==> flow/design.v <==
module p_datapath
	(clk, counter, data_ina, data_inb, data_rdy,key_ina, key_inb, cipher_out);
input clk, data_ina, data_inb;
input [1:0] data_rdy;
input [7:0] counter;
input [63:0] key_ina, key_inb;	
output [127:0] cipher_out;
wire [63:0] Xout_a, Xout_b, Yout_a, Yout_b;
data_share2 share_a(.clk(clk), .data_rdy(data_rdy), .counter(counter[0]), .data_in(data_ina), 
						 .key_in(key_ina), .X_out(Xout_a), .Y_out(Yout_a), .Y_in(Yout_b));				 
data_share2 share_b(.clk(clk), .data_rdy(data_rdy), .counter(counter[0]), .data_in(data_inb), 
						 .key_in(key_inb), .X_out(Xout_b), .Y_out(Yout_b), .Y_in(Yout_a));
wire [127:0] res1, res2;
reg sel1, sel2;
always @(*) begin
	if (134 <= counter) begin
		sel1 <= 1;
		sel2 <= 1;
	end
	else begin		
		sel1 <= 0;
		sel2 <= 0;
	end
end
quick_mux_128 SHARE_A_OUT_MUX_128( .in1({Xout_a, Yout_a}), .in2(128'd0), .out(res1), .sel(sel1) );
quick_mux_128 SHARE_B_OUT_MUX_128( .in1({Xout_b, Yout_b}), .in2(128'd0), .out(res2), .sel(sel2) );
assign cipher_out = res1 ^ res2;
endmodule  
module data_share2(clk, data_rdy, counter, data_in,key_in, X_out, Y_out, Y_in);
input clk, counter, data_in;
input [63:0] key_in;
input [1:0] data_rdy;	
input [63:0] Y_in;
output [63:0] X_out, Y_out;
reg [63:0] X, Y;
wire [63:0] XL1_1, XL2_1, XL8_1;
assign XL1_1 = {X[62:0], X[63]}; 
assign XL2_1 = {X[61:0], X[63:62]}; 
assign XL8_1 = {X[55:0], X[63:56]}; 
wire [63:0] YL1_1, YL8_2;
assign YL1_1 = {Y[62:0], Y[63]}; 
assign YL8_2 = {Y_in[55:0], Y_in[63:56]}; 
wire [63:0] sout1, sout2;
sub1 s1(Y, XL2_1, XL8_1, XL1_1, sout1);
sub1 s2(X, key_in, YL1_1, YL8_2, sout2);
always@(posedge clk)
begin
   if(data_rdy ==1) begin
		{X, Y} <= {data_in, X, Y[63:1]};
	end
	else if(data_rdy ==3) begin			
		if (counter == 1'b0) begin							
			X <= sout1 ;
			Y <= X;
		end
		else begin
			X <= sout2;
		end
	end
end
assign X_out = X;
assign Y_out = Y;
endmodule
module sub1(i1, i2, i3, i4, o1);
input [63:0] i1, i2, i3, i4;
output [63:0] o1;
wire [63:0] andout;
and4 a1(i3[3:0], i4[3:0], andout[3:0]);
and4 a2(i3[7:4], i4[7:4], andout[7:4]);
and4 a3(i3[11:8], i4[11:8], andout[11:8]);
and4 a4(i3[15:12], i4[15:12], andout[15:12]);
and4 a5(i3[19:16], i4[19:16], andout[19:16]);
and4 a6(i3[23:20], i4[23:20], andout[23:20]);
and4 a7(i3[27:24], i4[27:24], andout[27:24]);
and4 a8(i3[31:28], i4[31:28], andout[31:28]);
and4 a9(i3[35:32], i4[35:32], andout[35:32]);
and4 a10(i3[39:36], i4[39:36], andout[39:36]);
and4 a11(i3[43:40], i4[43:40], andout[43:40]);
and4 a12(i3[47:44], i4[47:44], andout[47:44]);
and4 a13(i3[51:48], i4[51:48], andout[51:48]);
and4 a14(i3[55:52], i4[55:52], andout[55:52]);
and4 a15(i3[59:56], i4[59:56], andout[59:56]);
and4 a16(i3[63:60], i4[63:60], andout[63:60]);
assign o1 = i1 ^ i2 ^ andout;
endmodule
module and4(a1, a2, andout);
input [3:0] a1,a2;
output [3:0] andout;
assign andout = a1 & a2;
endmodule
module quick_mux_128(in1, in2, out, sel);
input [127:0] in1,in2;
input sel;
output [127:0] out;
assign out = sel?(in1):in2;
endmodule	
`timescale 1ns / 1ps
module p_keysch10(clk, counter, data_in, data_rdy, key_out);
input clk, data_in;
input [1:0] data_rdy;
input [7:0] counter;
output [63:0] key_out;
reg [63:0] KX, KY;
localparam [0:67] Z = 68'b10101111011100000011010010011000101000010001111110010110110011101011;
localparam [63:0] c = 64'hfffffffffffffffc;
always@(posedge clk)
begin
	if(data_rdy == 2) begin
		{KX, KY} <= {data_in, KX, KY[63:1]};
	end
	else if(data_rdy == 3) begin
		if(counter[0] == 1'b1) begin
			KX <= c ^ Z[counter[7:1]] ^ KY ^ {KX[2:0],KX[63:3]} ^ {KX[3:0],KX[63:4]};
			KY <= KX;
		end
	end
end
assign key_out = KY ;
endmodule
`timescale 1ns / 1ps
module p_keysch11(clk, counter, data_in, data_rdy, key_out);
input clk, data_in;
input [1:0] data_rdy;
input [7:0] counter;
output [63:0] key_out;
reg [63:0] KX, KY;
always@(posedge clk)
begin
	if(data_rdy ==2) begin
		{KX, KY} <= {data_in, KX, KY[63:1]};
	end
	else if(data_rdy ==3) begin
		if(counter[0] == 1'b1) begin
			KX <= KY ^ {KX[2:0],KX[63:3]} ^ {KX[3:0],KX[63:4]};
			KY <= KX;
		end
	end
end
assign key_out = KY ;
endmodule
`timescale 1ns / 1ps
module simon2share(clk, data_ina, data_inb, data_rdy, cipher_out, Done);
input clk;
input data_ina, data_inb;
input [1:0] data_rdy;
output [127:0] cipher_out;
output reg Done;
reg [7:0] counter;
wire [63:0] keya, keyb;
always@(posedge clk)
begin
	if(data_rdy==0) begin
		counter <= 0;
	end
	else if(data_rdy ==3) begin			
		counter <= counter + 1;
	end
end
always @(posedge clk) begin
	if(data_rdy == 3 && (counter == 135))
		Done <= 1;			
	else
		Done <= 0;
end
p_datapath mydatapath(.clk(clk), .counter(counter), 
							 .data_ina(data_ina), .data_inb(data_inb),
							 .data_rdy(data_rdy), 
							 .key_ina(keya), .key_inb(keyb), 
							 .cipher_out(cipher_out));
p_keysch10 mykeysch_a(.clk(clk), .counter(counter), 
							 .data_in(data_ina), .data_rdy(data_rdy), .key_out(keya));
p_keysch11 mykeysch_b(.clk(clk), .counter(counter), 
							 .data_in(data_inb), .data_rdy(data_rdy), .key_out(keyb));						 
endmodule
export LEC_CHECK = 0
export CAP_MARGIN = 15
export CELL_PAD_IN_SITES_GLOBAL_PLACEMENT = 0
export CORE_MARGIN = 2
export CORE_UTILIZATION = 72
export CTS_CLUSTER_DIAMETER = 323
export CTS_CLUSTER_SIZE = 14
export MAX_ROUTING_LAYER = met5
export PLACE_DENSITY = 0.78
export SETUP_SLACK_MARGIN = -0.15
export SLEW_MARGIN = 20
create_clock -name core_clock -period 2.5 [get_ports {clk}]
run.sh (not shown) runs the stock make flow with config.mk's settings and CLKGATE_MAP_FILE=.
The first run finished with negative setup slack left.
Rerun with:
--- a/flow/config.mk
+++ b/flow/config.mk
@@ -11 +11 @@
-export CORE_UTILIZATION = 72
+export CORE_UTILIZATION = 28
@@ -13,4 +13,3 @@
-export CTS_CLUSTER_SIZE = 14
-export MAX_ROUTING_LAYER = met5
-export PLACE_DENSITY = 0.78
-export SETUP_SLACK_MARGIN = -0.15
+export MAX_ROUTING_LAYER = met4
+export PLACE_DENSITY = 0.77
+export SETUP_SLACK_MARGIN = 0.33
==> flow/constraint.sdc (replaced) <==
create_clock -name core_clock -period 3.17 [get_ports {clk}]
set_input_delay 0.6340 -clock core_clock [delete_from_list [all_inputs] [get_ports {clk}]]
set_output_delay 0.6340 -clock core_clock [all_outputs]
set_load 0.01 [all_outputs]
After rerunning: The changed run ran to the end with no violations; sequential share of layout area shrinks by 2.3 points; sequential power shrinks by 16%; wire length grows by about 4%; clock power grows by 3.9%; flip-flop count is unchanged; die size grows to 2.5 times its value.
Rerun with:
--- a/flow/config.mk
+++ b/flow/config.mk
@@ -7,0 +8 @@
+export ABC_AREA = 1
@@ -11 +12 @@
-export CORE_UTILIZATION = 28
+export CORE_UTILIZATION = 72
@@ -13,3 +14,4 @@
-export MAX_ROUTING_LAYER = met4
-export PLACE_DENSITY = 0.77
-export SETUP_SLACK_MARGIN = 0.33
+export CTS_CLUSTER_SIZE = 14
+export MAX_ROUTING_LAYER = met5
+export PLACE_DENSITY_LB_ADDON = 0.02
+export SETUP_SLACK_MARGIN = 0.72
==> flow/constraint.sdc (replaced) <==
create_clock -name core_clock -period 2.5 [get_ports {clk}]
set_input_delay 0.5000 -clock core_clock [delete_from_list [all_inputs] [get_ports {clk}]]
set_output_delay 0.5000 -clock core_clock [all_outputs]
set_load 0.01 [all_outputs]
Now the flow reached the layout checks and failed them: negative setup slack.
Clock-buffer cell count went down by 16.
Non-clock buffer count goes up by 80.
Area after synthesis goes up by a few percent.
Hold slack degrades by 160 ps.
Total power climbs by a few percent.
Cell count decreases by a little under a tenth.
Wire length increases by roughly a tenth.
Setup slack loses 660 ps.

---

## build 30
RTL: the design.v shown in full above, as it stands there.
clock: 4.5 ns
lec_check: 0
cap_margin: 20
core_margin: 2
core_utilization: 40
place_density: 0.6
slew_margin: 20
Build 30 | status: complete | timing, DRC, antenna: pass
Setup changes, build 30 to build 85
# build 30
export LEC_CHECK = 0
export CAP_MARGIN = 20
export CORE_MARGIN = 2
export CORE_UTILIZATION = 40
export PLACE_DENSITY = 0.6
export SLEW_MARGIN = 20
create_clock -name core_clock -period 4.5 [get_ports {clk}]
# build 85
export LEC_CHECK = 0
export CAP_MARGIN = 20
export CORE_MARGIN = 2
export CORE_UTILIZATION = 72
export CTS_CLUSTER_SIZE = 50
export SLEW_MARGIN = 20
export TNS_END_PERCENT = 65
create_clock -name core_clock -period 2.53 [get_ports {clk}]
Status build 85: flow complete, layout not clean - setup timing. The higher routed length on met3 came out of build 85. Met2 track demand over resource in global routing (higher): build 85. Build 30 -> build 85: clock-buffer cell count decreased by a few percent. Relative to build 30, clock network fraction of design power has gone down in build 85. Diff build 30 -> build 85: area added between synthesis and finish has increased, routed wire length went up 6500 um.
Changes in build 74 relative to build 85:
# build 85
export LEC_CHECK = 0
export CAP_MARGIN = 20
export CORE_MARGIN = 2
export CORE_UTILIZATION = 72
export CTS_CLUSTER_SIZE = 50
export SLEW_MARGIN = 20
export TNS_END_PERCENT = 65
create_clock -name core_clock -period 2.53 [get_ports {clk}]
# build 74
export LEC_CHECK = 0
export CAP_MARGIN = 20
export CORE_MARGIN = 2
export CORE_UTILIZATION = 40
export PLACE_DENSITY = 0.6
export SLEW_MARGIN = 20
create_clock -name core_clock -period 5.0 [get_ports {clk}]
Results
- Build 74: full flow OK, the timing, design-rule and antenna checks passed
- Build 85 completed end to end; final checks failed (setup timing).
- Number of buffers added by the clock tree synthesis step went up by a little under 10% going from build 85 to build 74.
- Compared build 74 vs build 85, and transition time of the tightest slew-check pin is up in build 74.
- Taking build 85 over build 74, the power per unit of standard cell area ratio works out to 2.0.
- Number of search-and-repair iterations in the first detailed-routing pass for build 74 is lower than for build 85.
- Compared build 74 vs build 85, and total number of cells along the worst setup path is down in build 74.
- Going from build 85 to build 74, the die area was enlarged.
- Summary of the comparison: total negative slack is higher in build 74, relative to build 85.
- Build 85 → build 74: total power -51%; initial core utilization dropped 32 points.
[inputs] build 66 vs build 74
# build 74
export LEC_CHECK = 0
export CAP_MARGIN = 20
export CORE_MARGIN = 2
export CORE_UTILIZATION = 40
export PLACE_DENSITY = 0.6
export SLEW_MARGIN = 20
create_clock -name core_clock -period 5.0 [get_ports {clk}]
# build 66
export LEC_CHECK = 0
export CAP_MARGIN = 20
export CORE_MARGIN = 2
export CORE_UTILIZATION = 19
export PLACE_DENSITY = 0.6
export SLEW_MARGIN = 20
create_clock -name core_clock -period 4.5 [get_ports {clk}]
Re sequential cell count of the final layout: no difference whatsoever between build 66 and build 74. Capturing element of the worst setup path: cipher_out[96] -> build 66, cipher_out[20] -> build 74. In build 66, the combinational power came out 19% above the value in build 74. Build 66 vs build 74: data required time of the critical path down in build 66. Diff build 74 -> build 66: relative area change from synthesis to final layout climbed 4.5 points, power saw an increase. Post-route cell area in build 66 is about 4% higher than in build 74. Build 66 ends up with a total routing resource utilization after global routing that is 9.7 points lower than in build 74. sky130_fd_sc_hd__nand2_4 as the cell with the largest stage delay on the worst path was reported by build 66, and sky130_fd_sc_hd__dfxtp_4 by build 74. Reported for build 74 and build 66, multi-input combinational gate total turned out identical to the last digit.
What build 40 does differently from build 66 at the input level:
# build 66
export LEC_CHECK = 0
export CAP_MARGIN = 20
export CORE_MARGIN = 2
export CORE_UTILIZATION = 19
export PLACE_DENSITY = 0.6
export SLEW_MARGIN = 20
create_clock -name core_clock -period 4.5 [get_ports {clk}]
# build 40
export LEC_CHECK = 0
export ABC_AREA = 1
export CAP_MARGIN = 0
export CORE_MARGIN = 2
export CORE_UTILIZATION = 72
export CTS_CLUSTER_SIZE = 95
export PLACE_DENSITY = 0.6
export SETUP_SLACK_MARGIN = -0.12
export SLEW_MARGIN = 20
create_clock -name core_clock -period 2.19 [get_ports {clk}]
Notes after the runs:
Diff build 66 -> build 40 | total die size | decrease of about 70%. Build 66 has completed all stages; timing, DRC and antenna checks passed. Build 40 ran in full, but the layout does not pass; the checks complain about setup timing. In the reports for build 40 and build 66, the larger final area belongs to build 40. Build 66 reports its launch point of the worst path as counter[3] while build 40 reports counter[4]. The area overhead of the layout relative to synthesis reported for build 40 is smaller than that of build 66 by 0.72 points. Delay of the slowest critical-path stage for build 40: 0.20 ns down relative to build 66.

---

RTL: the design.v shown in full above, as it stands there.
clock: 4.19 ns
lec_check: 0
abc_area: 1
cap_margin: 30
core_margin: 9
core_utilization: 65
cts_cluster_diameter: 22
cts_cluster_size: 33
gpl_timing_driven: 1
setup_slack_margin: 0.83
slew_margin: 25
tns_end_percent: 70
The first run produced a clean layout.
Next try:
CAP_MARGIN = 0   (was 30)
CORE_MARGIN = 2   (was 9)
CORE_UTILIZATION = 72   (was 65)
CTS_CLUSTER_DIAMETER = default   (was 22)
CTS_CLUSTER_SIZE = 10   (was 33)
GPL_TIMING_DRIVEN = default   (was 1)
PLACE_DENSITY = 0.41   (was default)
SETUP_SLACK_MARGIN = 0.53   (was 0.83)
SLEW_MARGIN = 20   (was 25)
TNS_END_PERCENT = default   (was 70)
clock period = 2.19 ns   (was 4.19 ns; I/O delays follow)
With this change the flow finished with negative setup slack left.
Clock power is lower by about 28%.
Area after synthesis is unchanged.
Clock-buffer cell count came out lower by 138.
Cell count is lower by 1.4%.
Wire length goes up by 7.6%.
Die size decreases by 20%.
Via count goes up by about 6%.
Global-route usage grows by 10 points.
Total power went up by about 50%.
Next try:
ABC_AREA = default   (was 1)
CAP_MARGIN = 20   (was 0)
CTS_CLUSTER_SIZE = 32   (was 10)
MAX_ROUTING_LAYER = met4   (was default)
SETUP_SLACK_MARGIN = -0.23   (was 0.53)
clock period = 3.42 ns   (was 2.19 ns; I/O delays follow)
=>
- The changed run completed, yet does not pass: negative setup slack
- power went down by about 30%
- non-clock buffer count goes down by 248
- cell area went down by 6.4%
- area after synthesis went down by about 2.3%
- first-iteration DRC count went down by about 44%
- die size decreases by about 2.2%
- global-route usage drops by 7.5 points
- critical path depth shrinks by 2
Next try:
CAP_MARGIN = 0   (was 20)
CTS_CLUSTER_DIAMETER = 29   (was default)
CTS_CLUSTER_SIZE = 50   (was 32)
MAX_ROUTING_LAYER = default   (was met4)
SETUP_SLACK_MARGIN = 0.39   (was -0.23)
clock period = 2.58 ns   (was 3.42 ns; I/O delays follow)
Result:
- The new run completed and failed the layout checks on negative setup slack
- clock-buffer cell count goes up by 72
- critical path depth goes up by 5
- design area goes up by 12%

---

RTL: the design.v shown in full above, as it stands there.
==> flow/config.mk <==
export PLATFORM = sky130hd
export DESIGN_NAME = simon2share
export DESIGN_NICKNAME = simon2share
export VERILOG_FILES = /design/flow/design.v
export SDC_FILE = /design/flow/constraint.sdc
export NUM_CORES = 4
export LEC_CHECK = 0
export ABC_AREA = 1
export CAP_MARGIN = 15
export CELL_PAD_IN_SITES_GLOBAL_PLACEMENT = 0
export CORE_ASPECT_RATIO = 1.79
export CORE_MARGIN = 2
export CORE_UTILIZATION = 28
export CTS_CLUSTER_DIAMETER = 323
export GPL_ROUTABILITY_DRIVEN = 0
export MAX_ROUTING_LAYER = met4
export PLACE_DENSITY_LB_ADDON = 0.07
export SETUP_SLACK_MARGIN = 0.33
export SLEW_MARGIN = 5
==> flow/constraint.sdc <==
create_clock -name core_clock -period 3.88 [get_ports {clk}]
set_input_delay 0.7760 -clock core_clock [delete_from_list [all_inputs] [get_ports {clk}]]
set_output_delay 0.7760 -clock core_clock [all_outputs]
set_load 0.01 [all_outputs]
Next try:
- CORE_ASPECT_RATIO: 1.79 -> default
- CORE_UTILIZATION: 28 -> 70
- CTS_CLUSTER_DIAMETER: 323 -> 236
- CTS_CLUSTER_SIZE: default -> 15
- GPL_ROUTABILITY_DRIVEN: 0 -> default
- HOLD_SLACK_MARGIN: default -> 0.29
- PLACE_DENSITY: default -> 0.77
- PLACE_DENSITY_LB_ADDON: 0.07 -> default
- SETUP_SLACK_MARGIN: 0.33 -> -0.03
- SLEW_MARGIN: 5 -> 20
- clock period: 3.88 -> 1.46 ns (I/O delays scaled with it)
Outcome: With this change the flow finished but fails on setup timing. Area after synthesis does not change. Power is higher to 2.7 times its value. Cell count falls by 9.3%. Global-route usage rose by 23 points. Hold slack is worse by 0.15 ns. Design area grows by 4.2%.
Next try:
- ABC_AREA: 1 -> default
- CORE_UTILIZATION: 70 -> 71
- CTS_CLUSTER_DIAMETER: 236 -> 323
- CTS_CLUSTER_SIZE: 15 -> default
- HOLD_SLACK_MARGIN: 0.29 -> default
- PLACE_DENSITY: 0.77 -> default
- SETUP_SLACK_MARGIN: -0.03 -> -0.15
- clock period: 1.46 -> 2.53 ns (I/O delays scaled with it)
What happened: The changed run completed, yet does not pass: setup timing. Sequential power goes down by a quarter to a third. Routed wire length goes down by roughly a tenth. Total power goes down by a quarter to a third. Via count goes down by about a fifth. Setup slack gains 0.96 ns. Final cell count goes down by about a fifth. Core utilization goes down by 1.6 points. Design area goes down by a few percent. Clock skew goes down by 0.0039 ns. Hold slack loses 0.10 ns. Clock power goes down by about a fifth.
Next try:
- CAP_MARGIN: 15 -> 20
- CELL_PAD_IN_SITES_GLOBAL_PLACEMENT: 0 -> default
- CORE_UTILIZATION: 71 -> 54
- CTS_CLUSTER_DIAMETER: 323 -> default
- MAX_ROUTING_LAYER: met4 -> default
- SETUP_SLACK_MARGIN: -0.15 -> 0.48
- clock period: 2.53 -> 2.58 ns (I/O delays scaled with it)
=>
- The new run completed, yet does not pass: setup timing
- global-route usage shrinks by 11 points
- hold slack degrades by 0.011 ns
- first-iteration DRC count goes down by 38%
- synthesized area is unchanged
- critical path depth is higher by 2
- die area rises by 31%
- utilization went down by 16 points
- final area is higher by 6.3%
- non-clock buffer count goes up by 88
- setup slack loses 0.0044 ns
- power decreases by 1.2%
Power figures rest on the tool's default switching activity, not on a simulated workload.
